==> job 4462: inputs <==
==> flow/design.v (excerpt) <==
module topmodule( input clk,
input rst,
output [3:0] anode,
output [7:0] cathode,
input B1, B2, B3, B4,
input [4:0] operation);
clock: 32.7 ns
lec_check: 0
abc_area: 1
cap_margin: 20
cell_pad_in_sites_detail_placement: 0
cell_pad_in_sites_global_placement: 3
core_aspect_ratio: 0.67
core_margin: 2
core_utilization: 72
cts_cluster_diameter: 215
max_routing_layer: met4
min_routing_layer: met1
place_density_lb_addon: 0.01
setup_slack_margin: 5.0
slew_margin: 30
run.sh (not shown) runs the stock make flow with config.mk's settings and CLKGATE_MAP_FILE=.
==> inputs of job 7503, as changes to job 4462 <==
==> flow/config.mk (replaced) <==
export PLATFORM = sky130hd
export DESIGN_NAME = topmodule
export DESIGN_NICKNAME = topmodule
export VERILOG_FILES = /design/flow/design.v
export SDC_FILE = /design/flow/constraint.sdc
export NUM_CORES = 4
export LEC_CHECK = 0
export CAP_MARGIN = 20
export CORE_MARGIN = 2
export CORE_UTILIZATION = 72
export CTS_CLUSTER_SIZE = 25
export SETUP_SLACK_MARGIN = 3.94
export SLEW_MARGIN = 20
==> flow/constraint.sdc (replaced) <==
create_clock -name core_clock -period 13.6 [get_ports {clk}]
set_input_delay 2.7200 -clock core_clock [delete_from_list [all_inputs] [get_ports {clk}]]
set_output_delay 2.7200 -clock core_clock [all_outputs]
set_load 0.01 [all_outputs]
==> inputs of job 4192, as changes to job 4462 <==
--- a/flow/config.mk
+++ b/flow/config.mk
@@ -10,10 +10,9 @@
 export CELL_PAD_IN_SITES_DETAIL_PLACEMENT = 0
-export CELL_PAD_IN_SITES_GLOBAL_PLACEMENT = 3
+export CELL_PAD_IN_SITES_GLOBAL_PLACEMENT = 0
 export CORE_ASPECT_RATIO = 0.67
 export CORE_MARGIN = 2
-export CORE_UTILIZATION = 72
-export CTS_CLUSTER_DIAMETER = 215
-export MAX_ROUTING_LAYER = met4
-export MIN_ROUTING_LAYER = met1
-export PLACE_DENSITY_LB_ADDON = 0.01
+export CORE_UTILIZATION = 18
+export MAX_ROUTING_LAYER = met5
+export MIN_ROUTING_LAYER = met2
+export PLACE_DENSITY = 0.42
 export SETUP_SLACK_MARGIN = 5.0
==> flow/constraint.sdc (replaced) <==
create_clock -name core_clock -period 23.5 [get_ports {clk}]
set_input_delay 4.7000 -clock core_clock [delete_from_list [all_inputs] [get_ports {clk}]]
set_output_delay 4.7000 -clock core_clock [all_outputs]
set_load 0.01 [all_outputs]
==> inputs of job 1545, as changes to job 4462 <==
==> flow/config.mk (replaced) <==
export PLATFORM = sky130hd
export DESIGN_NAME = topmodule
export DESIGN_NICKNAME = topmodule
export VERILOG_FILES = /design/flow/design.v
export SDC_FILE = /design/flow/constraint.sdc
export NUM_CORES = 4
export LEC_CHECK = 0
export CAP_MARGIN = 20
export CORE_MARGIN = 2
export CORE_UTILIZATION = 59
export SLEW_MARGIN = 20
==> flow/constraint.sdc (replaced) <==
create_clock -name core_clock -period 13.6 [get_ports {clk}]
set_input_delay 2.7200 -clock core_clock [delete_from_list [all_inputs] [get_ports {clk}]]
set_output_delay 2.7200 -clock core_clock [all_outputs]
set_load 0.01 [all_outputs]
==> comparison <==
- Between job 4192 and job 1545, the lower cell count is in job 1545 (gap about 43%, measured against job 1545).
- Of job 4192 and job 1545, job 4192 has the higher synthesized cell count (gap about 19%, measured against job 1545).
- First-iteration DRC count: job 1545 is smaller than job 4192 (39%).
- Via count: job 1545 is smaller than job 4192 (about 25%).
- In job 1545 the critical path depth is lower than in job 4192, by 23.
- Against job 1545, the setup slack of job 4192 is better by 13 ns.
- Die area, lowest first: job 4462, job 7503, job 1545, job 4192.
- In job 1545 the non-clock buffer count is higher than in job 4192, by 153.
- Of job 4462 and job 7503, job 7503 has the higher area after synthesis (gap about 1.1%, measured against job 7503).
- Final area: job 1545 is smaller than job 4192 (about 1.3%).
- Job 7503 aborted during global routing (5_1_grt), error ODB-0269. Job 4462 stopped in global placement without I/O (3_1_place_gp_skip_io) with FLW-0024. Job 4192 ran to the end with no violations. Job 1545 reached the layout checks and failed them: setup timing.

---

==> violet <==
==> flow/design.v <==
`timescale 1ns / 1ps
module clockDivider(input clk, rst, output reg clk_out, output tick);
reg [31:0] count; 
parameter n = 20;
always @ (posedge(clk), posedge(rst)) begin 
if (rst == 1'b1)
count <= 32'b0;
else if (count == n-1)
count <= 32'b0;
else
count <= count + 1;
end
always @ (posedge(clk), posedge(rst)) begin
if (rst == 1'b1)
clk_out <= 1'b0;
else if (count == n-1)
  clk_out <= ~clk_out;
else
 clk_out <= clk_out;
end
assign tick = (count == n-1) & ~clk_out;
endmodule
`timescale 1ns / 1ps
module refreshCounter(
input clk,
input rst,
input en,
output reg[1:0] refreshcounter
    );
    always@(posedge clk, posedge rst)
    if (rst)
    refreshcounter <= 2'd0;
    else if (en)
    refreshcounter <= refreshcounter +1; 
endmodule
`timescale 1ns / 1ps
module anodeControl(
input [1:0] refreshcounter,
output reg [3:0] anode
    );
    always @(refreshcounter)
    begin 
    case(refreshcounter)
    2'b00:
      anode= 4'b1110;
    2'b01:
      anode= 4'b1101;
    2'b10:
      anode= 4'b1011;
    2'b11:
      anode= 4'b0111;
      endcase
      end
endmodule
`timescale 1ns / 1ps
module increment(
input clk,
input rst,
input en,
input button,
output reg [3:0]in 
    );
        reg push_f;
       reg push_sync;
       reg push_sync_f;
       wire push_edge;
       always@(posedge clk, posedge rst) begin
       if (rst) begin
           push_f <= 1'b0;
           push_sync <= 1'b0;
       end else if (en) begin
           push_f <= button;
           push_sync <= push_f;    
       end
       end
       always @(posedge clk, posedge rst) begin
       if (rst) begin
           push_sync_f <= 1'b0;
       end else if (en) begin
           push_sync_f <= push_sync;
           end
       end
       assign push_edge = push_sync & ~push_sync_f;
       always @(posedge clk, posedge rst)
       begin
       if(rst)begin
       in<=0;
       end
       else if (en && push_edge)
       begin
          if (in!=9)
          in<=in+1;
          else
          in<=0;
          end
      end
endmodule
module operations(
input clk,
input en,
input [4:0] operation,
input reset,
input [3:0] dig1, dig2, dig3, dig4,
output reg [13:0] result,
output reg  negative_sign,
output reg dot
    );
    reg [7:0] num1, num2;
    always @(posedge clk) begin
      if (en) begin
        if (reset == 1) begin
            num1 <= 0;
            num2 <= 0;
        end
        else begin
            num1 <= (dig1 * 10) + dig2;
            num2 <= (dig3 * 10) + dig4;
        end
      end
    end
    always @(posedge (clk))
     begin
      if (en) begin
        if (reset == 1) begin
            result <= 16'b0;
             negative_sign <= 0;
             dot<=0;
        end
        else if (operation[0] == 1) begin     
            result <= num1 + num2;
             negative_sign <= 0;
             dot<=1;
        end
        else if (operation[1] == 1) begin     
          if (num1==num2) begin
                      result <= 0;
                      negative_sign <= 0;
                      dot<=1;
                  end
            if (num1>num2) begin
                result <= num1 - num2;
                negative_sign <= 0;
                dot<=1;
            end
            if (num2>num1) begin
                result <= num2 - num1;
                negative_sign <=  1;
                dot<=1;
            end
        end
        else if (operation[2] == 1) begin     
            result <= num1 * num2;
             negative_sign <= 0;
             dot<=1;
        end
        else if (operation[3] == 1) begin     
            result <= (num2 == 0) ? 14'd0 : num1 / num2;
             negative_sign <= 0;
            dot<=1;
        end
         else if (operation[4] == 1) begin     
                   result<= (num1 *100) + num2;
                    negative_sign <= 0;
                   dot<=0;
               end
        else
        begin
        result<= (num1 *100) + num2;
        negative_sign <= 0;
        dot<=0;
        end
      end
   end
endmodule
`timescale 1ns / 1ps
module seperate_results(input clk,
input en,
input [13:0] result,
output reg [3:0] final1, final2, final3, final4
    );
    always @(posedge clk) begin
        if (en) begin
        final1<= (result)%10;
        final2<= (result/10)%10;
        final3<= (result/100)%10;
        final4<= (result/1000)%10;
        end
    end
endmodule
module seven_seg(
input clk,
input rst,
input en,
input [3:0] in,
input dot,
output reg [7:0] out
    );
    always @(posedge(clk)) begin
                  if (en) begin
                    case(in)
                        4'b0000:             
                        out[6:0] <= 7'b0000001;    
                        4'b0001:             
                         out[6:0] <= 7'b1001111;
                        4'b0010:             
                         out[6:0] <= 7'b0010010; 
                        4'b0011:             
                         out[6:0] <= 7'b0000110;
                        4'b0100:             
                         out[6:0] <= 7'b1001100;
                        4'b0101:             
                         out[6:0] <= 7'b0100100;
                        4'b0110:             
                         out[6:0] <= 7'b0100000;
                        4'b0111:             
                         out[6:0] <= 7'b0001111;
                        4'b1000:             
                         out[6:0] <= 7'b0000000;
                        4'b1001:             
                         out[6:0] <= 7'b0000100;
                        4'b1010: 
                         out[6:0] <= 7'b1111110;                        
                        default:
                         out[6:0] <= out[6:0];
                    endcase 
                    out[7] <= dot;
                  end
    end
endmodule
`timescale 1ns / 1ps
module BCDcontrol(
input [7:0] digit1,
input [7:0] digit2,
input [7:0] digit3,
input [7:0] digit4,
input [1:0] refreshcounter,
output reg [7:0] outDigit
    );
    always @(*)
        begin 
        case(refreshcounter)
        2'd0:
          outDigit= digit1;
        2'd1:
          outDigit= digit2;
        2'd2:
          outDigit= digit3;
        2'd3:
          outDigit= digit4;
          endcase
          end
endmodule
module topmodule( input clk,
input rst,
output [3:0] anode,
output [7:0] cathode,
input B1, B2, B3, B4,
input [4:0] operation);
wire refreshclock;
wire refreshtick;
wire [1:0] refreshcounter;
wire [3:0] digit1;
wire [3:0] digit2;
wire [3:0] digit3;
wire [3:0] digit4;
wire [7:0] digit1disp;
wire [7:0] digit2disp;
wire [7:0] digit3disp;
wire [7:0] digit4disp;
wire dot;
wire [3:0] final1, final2, final3, final4; 
wire [13:0] result;     
wire negative_sign;                
clockDivider refreshclockGenerator( .clk(clk),.clk_out(refreshclock),.tick(refreshtick),.rst(rst));
refreshCounter counter(.clk(clk),.rst(rst),.en(refreshtick),.refreshcounter(refreshcounter));
anodeControl anodeControl(.refreshcounter(refreshcounter),.anode(anode));
increment case1(.clk(clk), .en(refreshtick), .rst(rst),.button(B1),.in(digit1));
increment case2(.clk(clk), .en(refreshtick), .rst(rst),.button(B2),.in(digit2));
increment case3(.clk(clk), .en(refreshtick), .rst(rst),.button(B3),.in(digit3));
increment case4(.clk(clk), .en(refreshtick), .rst(rst),.button(B4),.in(digit4));
operations operate(.clk(clk), .en(refreshtick),.operation(operation), .reset(rst), .dig1(digit1), .dig2(digit2), .dig3(digit3),.dig4(digit4), .result(result), .negative_sign(negative_sign),.dot(dot));
seperate_results seperate(.clk(clk), .en(refreshtick), .result(result), .final1(final1), .final2(final2), .final3(final3), .final4(final4));
seven_seg display1(.clk(clk), .en(refreshtick),.in(final1),.dot(1'b1),.rst(rst),.out(digit1disp));
seven_seg display2(.clk(clk), .en(refreshtick),.in(final2),.dot(1'b1),.rst(rst),.out(digit2disp));
seven_seg display3(.clk(clk), .en(refreshtick),.in(final3),.dot(dot),.rst(rst),.out(digit3disp));
seven_seg display4(.clk(clk), .en(refreshtick),.in((negative_sign) ? 4'b1010 : final4),.dot(1'b1),.rst(rst),.out(digit4disp)); 
BCDcontrol control(.digit1(digit1disp), .digit2(digit2disp),.digit3(digit3disp), .digit4(digit4disp),.refreshcounter(refreshcounter),.outDigit(cathode));
endmodule
==> flow/run.sh <==
#!/bin/bash
# the make line also repeats each setting of config.mk as NAME=value (left out here)
make -C /OpenROAD-flow-scripts/flow DESIGN_CONFIG=/design/flow/config.mk WORK_HOME=/design/flow/orfs CLKGATE_MAP_FILE= finish
==> flow/config.mk <==
export PLATFORM = sky130hd
export DESIGN_NAME = topmodule
export DESIGN_NICKNAME = topmodule
export VERILOG_FILES = /design/flow/design.v
export SDC_FILE = /design/flow/constraint.sdc
export NUM_CORES = 4
export LEC_CHECK = 0
export ABC_AREA = 1
export CAP_MARGIN = 20
export CELL_PAD_IN_SITES_DETAIL_PLACEMENT = 0
export CELL_PAD_IN_SITES_GLOBAL_PLACEMENT = 3
export CORE_ASPECT_RATIO = 1.49
export CORE_MARGIN = 2
export CORE_UTILIZATION = 72
export CTS_CLUSTER_DIAMETER = 215
export MAX_ROUTING_LAYER = met4
export MIN_ROUTING_LAYER = met1
export PLACE_DENSITY = 0.35
export SETUP_SLACK_MARGIN = 5.0
export SLEW_MARGIN = 30
==> flow/constraint.sdc <==
create_clock -name core_clock -period 25.6 [get_ports {clk}]
set_input_delay 5.1200 -clock core_clock [delete_from_list [all_inputs] [get_ports {clk}]]
set_output_delay 5.1200 -clock core_clock [all_outputs]
set_load 0.01 [all_outputs]
==> inputs of harbor, as changes to violet <==
Settings changed: CELL_PAD_IN_SITES_DETAIL_PLACEMENT 0 to default, CELL_PAD_IN_SITES_GLOBAL_PLACEMENT 3 to default, CORE_ASPECT_RATIO 1.49 to default, CORE_UTILIZATION 72 to 62, CTS_CLUSTER_DIAMETER 215 to default, MAX_ROUTING_LAYER met4 to default, MIN_ROUTING_LAYER met1 to default, PLACE_DENSITY 0.35 to 0.36, SETUP_SLACK_MARGIN 5.0 to default, SLEW_MARGIN 30 to 20.
==> flow/constraint.sdc (replaced) <==
create_clock -name core_clock -period 13.6 [get_ports {clk}]
set_input_delay 2.7200 -clock core_clock [delete_from_list [all_inputs] [get_ports {clk}]]
set_output_delay 2.7200 -clock core_clock [all_outputs]
set_load 0.01 [all_outputs]
==> out/summary.txt <==
status - finished with violations
Failing Checks - max-capacitance violations, max-slew violations, negative setup slack
# Max-Cap Violations - 1
Final Worst Setup Slack - -12.45 ns
Setup-failing EPs final - 6
Slew Limit Fails - 1
-- figures above: harbor

==> out/summary.txt <==
die span in y - 208 µm
tool error - [ERROR GPL-0301] Utilization 173.627 % exceeds 100%.
stopping stage - global placement without I/O
status - aborted with a tool error
Post-Syn Nets - 3269
-- figures above: violet


---

==> v24 <==
// topmodule: RTL as listed in full above, without the edits since
export LEC_CHECK = 0
export ABC_AREA = 1
export CAP_MARGIN = 5
export CELL_PAD_IN_SITES_GLOBAL_PLACEMENT = 2
export CORE_MARGIN = 2
export CORE_UTILIZATION = 40
export CTS_CLUSTER_DIAMETER = 370
export CTS_CLUSTER_SIZE = 92
export PLACE_DENSITY_LB_ADDON = 0.2
export SETUP_SLACK_MARGIN = 1.34
export SLEW_MARGIN = 20
export TNS_END_PERCENT = 25
create_clock -name core_clock -period 32.0 [get_ports {clk}]
==> inputs of v20, as changes to v24 <==
- CAP_MARGIN: 5 -> 20
- CELL_PAD_IN_SITES_GLOBAL_PLACEMENT: 2 -> unset
- CORE_UTILIZATION: 40 -> 72
- CTS_CLUSTER_DIAMETER: 370 -> unset
- CTS_CLUSTER_SIZE: 92 -> unset
- PLACE_DENSITY_LB_ADDON: 0.2 -> 0.15
- SETUP_SLACK_MARGIN: 1.34 -> unset
- TNS_END_PERCENT: 25 -> unset
==> flow/constraint.sdc (replaced) <==
create_clock -name core_clock -period 19.1 [get_ports {clk}]
set_input_delay 3.8200 -clock core_clock [delete_from_list [all_inputs] [get_ports {clk}]]
set_output_delay 3.8200 -clock core_clock [all_outputs]
set_load 0.01 [all_outputs]
==> inputs of v4, as changes to v24 <==
- ABC_AREA: 1 -> unset
- CAP_MARGIN: 5 -> 20
- CELL_PAD_IN_SITES_DETAIL_PLACEMENT: unset -> 1
- CELL_PAD_IN_SITES_GLOBAL_PLACEMENT: 2 -> unset
- CTS_CLUSTER_DIAMETER: 370 -> unset
- CTS_CLUSTER_SIZE: 92 -> unset
- PLACE_DENSITY: unset -> 0.65
- PLACE_DENSITY_LB_ADDON: 0.2 -> unset
- SETUP_SLACK_MARGIN: 1.34 -> unset
- TNS_END_PERCENT: 25 -> 30
==> comparison table <==
item                                                                 v24                       v20                   v4
Power consumed by the clock network                             0.185 mW                         -             0.199 mW
Site Rows                                                             82                        61                   82
Critical Path Start                                      operate.num2[2]                         -      operate.num1[6]
Largest stage delay on the critical path                         0.54 ns                         -              0.66 ns
Power of the combinational group                               0.0102 mW                         -            0.0101 mW
Number of multi-input logic gates                                   2274                         -                 2109
Number of non-clock buffers                                           45                         -                   54
HPWL reported at the end of detailed placement                  40300 um                  42900 um             47400 um
Master of the slowest instance on the critical path                inv_1                         -             edfxtp_1
Status                                                    finished clean            did not finish       finished clean
Last stage reached                                                     -  global routing (5_1_grt)                    -
Well-tap cell count                                                  672                         -                  672
Highest routed layer                                                met4                         -                 met4
Fin crit period                                                 26.69 ns                         -             29.60 ns
Total negative setup slack                                          0 ns                         -                 0 ns
Total area of sequential cells                                  3890 um2                         -             3890 um2
Non-filler instance count after layout                              3689                         -                 3168
Total placed instance area                                     21100 um2                 22600 um2            21100 um2
Clock tree from TritonCTS                                            yes                         -                  yes
Die Span X                                                        228 um                    171 um               230 um
Leading cell kind                                    combinational gates                         -  combinational gates
Power and IR drop assume default switching activity.
